==> inputs of run a <==
Design ifft_top, start of the top module:
module ifft_top 
     (
         input   wire           clk           ,                 
         input   wire           rst           ,                 
		 input   wire           ifft_enable   ,                 
		 input   wire  [15:0]   in_0_real     ,                 
         input   wire  [15:0]   in_1_real     ,                 
         input   wire  [15:0]   in_2_real     ,                 
         input   wire  [15:0]   in_3_real     ,                 
         input   wire  [15:0]   in_4_real     ,                 
         input   wire  [15:0]   in_5_real     ,                 
         input   wire  [15:0]   in_6_real     ,                 
         input   wire  [15:0]   in_7_real     ,                 
         input   wire  [15:0]   in_8_real     ,                 
         input   wire  [15:0]   in_9_real     ,                 
         input   wire  [15:0]   in_10_real    ,                 
         input   wire  [15:0]   in_11_real    ,                 
		 input   wire  [15:0]   in_0_imag     ,                 
         input   wire  [15:0]   in_1_imag     ,                 
         input   wire  [15:0]   in_2_imag     ,                 
         input   wire  [15:0]   in_3_imag     ,                 
         input   wire  [15:0]   in_4_imag     ,                 
         input   wire  [15:0]   in_5_imag     ,                 
         input   wire  [15:0]   in_6_imag     ,                 
         input   wire  [15:0]   in_7_imag     ,                 
         input   wire  [15:0]   in_8_imag     ,                 
         input   wire  [15:0]   in_9_imag     ,                 
         input   wire  [15:0]   in_10_imag    ,                 
         input   wire  [15:0]   in_11_imag    ,                 
		 output  wire  [15:0]   ifft_out_real ,                 
		 output  wire  [15:0]   ifft_out_imag ,                 
		 output  wire           finish                          
     );
wire [15:0] w_1 ;                                           
wire [15:0] w_2 ;                                           
wire [15:0] w_3 ;                                           
wire [15:0] w_4 ;                                           
wire [15:0] w_5 ;                                           
  ...
clock: 7.79 ns
lec_check: 0
abc_area: 1
cap_margin: 20
core_margin: 5
core_utilization: 40
cts_cluster_size: 49
gpl_timing_driven: 0
hold_slack_margin: 0.04
min_routing_layer: met1
place_density_lb_addon: 0.28
setup_slack_margin: 1.71
slew_margin: 20
tns_end_percent: 80
run.sh (not shown) runs the stock make flow with config.mk's settings and CLKGATE_MAP_FILE=.
==> run b: changes against run a <==
==> flow/config.mk (replaced) <==
export PLATFORM = sky130hd
export DESIGN_NAME = ifft_top
export DESIGN_NICKNAME = ifft_top
export VERILOG_FILES = /design/flow/design.v
export SDC_FILE = /design/flow/constraint.sdc
export NUM_CORES = 4
export LEC_CHECK = 0
export CAP_MARGIN = 20
export CORE_MARGIN = 2
export CORE_UTILIZATION = 58
export SETUP_SLACK_MARGIN = 2.37
export SLEW_MARGIN = 20
==> flow/constraint.sdc (replaced) <==
create_clock -name core_clock -period 8.15 [get_ports {clk}]
set_input_delay 1.6300 -clock core_clock [delete_from_list [all_inputs] [get_ports {clk}]]
set_output_delay 1.6300 -clock core_clock [all_outputs]
set_load 0.01 [all_outputs]
==> run c: changes against run a <==
==> flow/config.mk (replaced) <==
export PLATFORM = sky130hd
export DESIGN_NAME = ifft_top
export DESIGN_NICKNAME = ifft_top
export VERILOG_FILES = /design/flow/design.v
export SDC_FILE = /design/flow/constraint.sdc
export NUM_CORES = 4
export LEC_CHECK = 0
export CAP_MARGIN = 35
export CELL_PAD_IN_SITES_DETAIL_PLACEMENT = 1
export CELL_PAD_IN_SITES_GLOBAL_PLACEMENT = 1
export CORE_MARGIN = 3
export CORE_UTILIZATION = 40
export GPL_ROUTABILITY_DRIVEN = 1
export MIN_ROUTING_LAYER = met1
export SLEW_MARGIN = 20
==> flow/constraint.sdc (replaced) <==
create_clock -name core_clock -period 10.8 [get_ports {clk}]
set_input_delay 2.1600 -clock core_clock [delete_from_list [all_inputs] [get_ports {clk}]]
set_output_delay 2.1600 -clock core_clock [all_outputs]
set_load 0.01 [all_outputs]
==> run d: changes against run a <==
==> flow/config.mk (replaced) <==
export PLATFORM = sky130hd
export DESIGN_NAME = ifft_top
export DESIGN_NICKNAME = ifft_top
export VERILOG_FILES = /design/flow/design.v
export SDC_FILE = /design/flow/constraint.sdc
export NUM_CORES = 4
export LEC_CHECK = 0
export CAP_MARGIN = 20
export CORE_MARGIN = 2
export CORE_UTILIZATION = 71
export CTS_CLUSTER_SIZE = 54
export PLACE_DENSITY_LB_ADDON = 0.01
export SETUP_SLACK_MARGIN = 3.84
export SLEW_MARGIN = 20
export TNS_END_PERCENT = 40
==> flow/constraint.sdc (replaced) <==
create_clock -name core_clock -period 13.0 [get_ports {clk}]
set_input_delay 2.6000 -clock core_clock [delete_from_list [all_inputs] [get_ports {clk}]]
set_output_delay 2.6000 -clock core_clock [all_outputs]
set_load 0.01 [all_outputs]
==> qor summary <==
                                                                                           run c                          run d                          run b                          run a
Status                                                                complete, but fails checks     complete, but fails checks     complete, but fails checks     complete, but fails checks
Reasons for failing layout checks                                           negative setup slack           negative setup slack           negative setup slack           negative setup slack
Post-CTS setup-driven buffer insertion count                                                  85                             66                             51                            276
Yosys adder share                                                                          0.250                          0.250                          0.250                          0.244
Slew margin rel.                                                                           0.302                          0.142                          0.122                          0.165
Net switching power                                                                      2.07 mW                        1.79 mW                        2.74 mW                        3.10 mW
Max IR drop VDD                                                                           130 µV                         153 µV                         229 µV                         202 µV
R2r endpoint                                                              ram_2_real.mem[12][11]          ram_2_real.mem[8][14]          ram_1_imag.mem[0][15]          ram_2_real.mem[6][13]
Gate Count Post-Synth                                                                      7,677                          7,677                          7,677                          8,720
Placer Congestion                                                                          0.929                           1.05                           1.03                           1.01
Floorplan core area                                                                  200,000 µm²                    113,000 µm²                    138,000 µm²                    205,000 µm²
Detail Placement HPWL                                                                 224,000 µm                     196,000 µm                     201,000 µm                     256,000 µm
TNS Setup                                                                              -54.19 ns                       -3.12 ns                     -906.71 ns                     -999.22 ns
Share of the synthesized netlist area taken by xor and xnor gates                         0.0202                         0.0202                         0.0202                        0.00950
Total die area                                                                       207,000 µm²                    116,000 µm²                    142,000 µm²                    216,000 µm²
Wire length of the first global-routing pass                                          436,000 µm                     417,000 µm                     392,000 µm                     469,000 µm
Launching element of the worst setup path                          control_unit.current_state[2]  control_unit.current_state[2]  control_unit.current_state[1]  control_unit.current_state[0]
Layout Cells excl Fill                                                                     11.6k                          10.1k                          10.8k                          12.5k
Worst hold start                                                                p2s_imag.r_11[2]                p2s_imag.r_9[7]               p2s_imag.r_3[15]                p2s_imag.r_2[3]
Register share after synthesis                                                             0.408                          0.408                          0.408                          0.399
Worst-case reg-to-reg path depth                                                              47                             41                             45                             48
Sequential power                                                                         4.96 mW                        4.13 mW                        6.57 mW                        6.81 mW
Post-layout utilization of the core                                                        0.512                          0.869                          0.733                          0.507


==> v33 <==
Starting RTL as in the previous note.
clock: 10.8 ns
lec_check: 0
abc_area: 1
cap_margin: 35
cell_pad_in_sites_detail_placement: 2
cell_pad_in_sites_global_placement: 1
core_margin: 3
core_utilization: 40
cts_cluster_diameter: 186
gpl_routability_driven: 1
hold_slack_margin: -0.07
max_routing_layer: met4
min_routing_layer: met1
slew_margin: 20
==> v10 (differences from v33) <==
ABC_AREA = default   (was 1)
CELL_PAD_IN_SITES_DETAIL_PLACEMENT = default   (was 2)
CORE_MARGIN = 7   (was 3)
CTS_CLUSTER_DIAMETER = default   (was 186)
HOLD_SLACK_MARGIN = default   (was -0.07)
MAX_ROUTING_LAYER = default   (was met4)
SETUP_SLACK_MARGIN = 1.86   (was default)
==> v9 (differences from v33) <==
ABC_AREA = default   (was 1)
CAP_MARGIN = 20   (was 35)
CELL_PAD_IN_SITES_DETAIL_PLACEMENT = default   (was 2)
CELL_PAD_IN_SITES_GLOBAL_PLACEMENT = default   (was 1)
CORE_MARGIN = 2   (was 3)
CORE_UTILIZATION = 71   (was 40)
CTS_CLUSTER_DIAMETER = default   (was 186)
CTS_CLUSTER_SIZE = 54   (was default)
GPL_ROUTABILITY_DRIVEN = default   (was 1)
HOLD_SLACK_MARGIN = default   (was -0.07)
MAX_ROUTING_LAYER = default   (was met4)
MIN_ROUTING_LAYER = default   (was met1)
SETUP_SLACK_MARGIN = 1.39   (was default)
==> flow/constraint.sdc (replaced) <==
create_clock -name core_clock -period 13.0 [get_ports {clk}]
set_input_delay 2.6000 -clock core_clock [delete_from_list [all_inputs] [get_ports {clk}]]
set_output_delay 2.6000 -clock core_clock [all_outputs]
set_load 0.01 [all_outputs]
==> results <==
metric	v9	v33	v10
Outcome	failed layout checks	failed layout checks	failed layout checks
Reasons for failing layout checks	setup timing	setup timing	setup timing
Buffer count from post-CTS setup fixing	69	102	72
Cell with the most instances on the worst path	sky130_fd_sc_hd__fa_1	sky130_fd_sc_hd__fa_1	-
Logic inverters	1047	1836	1047
Slew of the pin with the lowest slew margin	1.254 ns	1.052 ns	1.070 ns
Setup clock skew after layout	0.1156 ns	0.06831 ns	0.04207 ns
Metal-1 WL	92500 um	153500 um	119800 um
Chip Height	341.1 um	460.4 um	463.2 um
GRT Total Usage	0.4920	0.3622	0.2574
Floorplan Core Area	0.1127 mm2	0.2050 mm2	0.2001 mm2
Routed wire length	299000 um	413300 um	280800 um
Chip area	0.1164 mm2	0.2120 mm2	0.2145 mm2
Syn-to-layout area delta	21.18%	30.89%	26.26%


==> job 9594: inputs <==
Starting RTL as in the previous note.
make LEC_CHECK=0 CAP_MARGIN=20 CORE_ASPECT_RATIO=0.59 CORE_MARGIN=2 CORE_UTILIZATION=70 CTS_CLUSTER_DIAMETER=244 PLACE_DENSITY_LB_ADDON=0.15 SLEW_MARGIN=10 finish   # period 11.4 ns
==> job 5035 (differences from job 9594) <==
--- a/flow/config.mk
+++ b/flow/config.mk
@@ -8,7 +8,4 @@
 export CAP_MARGIN = 20
-export CORE_ASPECT_RATIO = 0.59
 export CORE_MARGIN = 2
-export CORE_UTILIZATION = 70
-export CTS_CLUSTER_DIAMETER = 244
-export PLACE_DENSITY_LB_ADDON = 0.15
-export SLEW_MARGIN = 10
+export CORE_UTILIZATION = 62
+export SLEW_MARGIN = 20
==> flow/constraint.sdc (replaced) <==
create_clock -name core_clock -period 15.1 [get_ports {clk}]
set_input_delay 3.0200 -clock core_clock [delete_from_list [all_inputs] [get_ports {clk}]]
set_output_delay 3.0200 -clock core_clock [all_outputs]
set_load 0.01 [all_outputs]
==> run_results.csv <==
group,metric,value,unit
die,dieWidth,365,µm
power_and_ir_drop,pg_comb,0.280,mW
status,outcome,"no timing/DRC/antenna violations",
power_and_ir_drop,p_int,5.34,mW
global_route,globalRoute.busiestLayer,"met2",
final_layout,instances_no_fill,9918,
The numbers above come from job 5035.

==> run_results.csv <==
group,metric,value,unit
status,outcome,"complete, but fails checks",
power_and_ir_drop,pg_comb,0.385,mW
power_and_ir_drop,p_int,6.78,mW
status,check.faults,"negative setup slack",
final_layout,instances_no_fill,10400,
timing,fin_ws,-1880,ps
global_route,globalRoute.busiestLayer,"met1",
timing,setup_viol,32,
The numbers above come from job 9594.

No activity file was given, so power comes from the tool's default toggle rates.
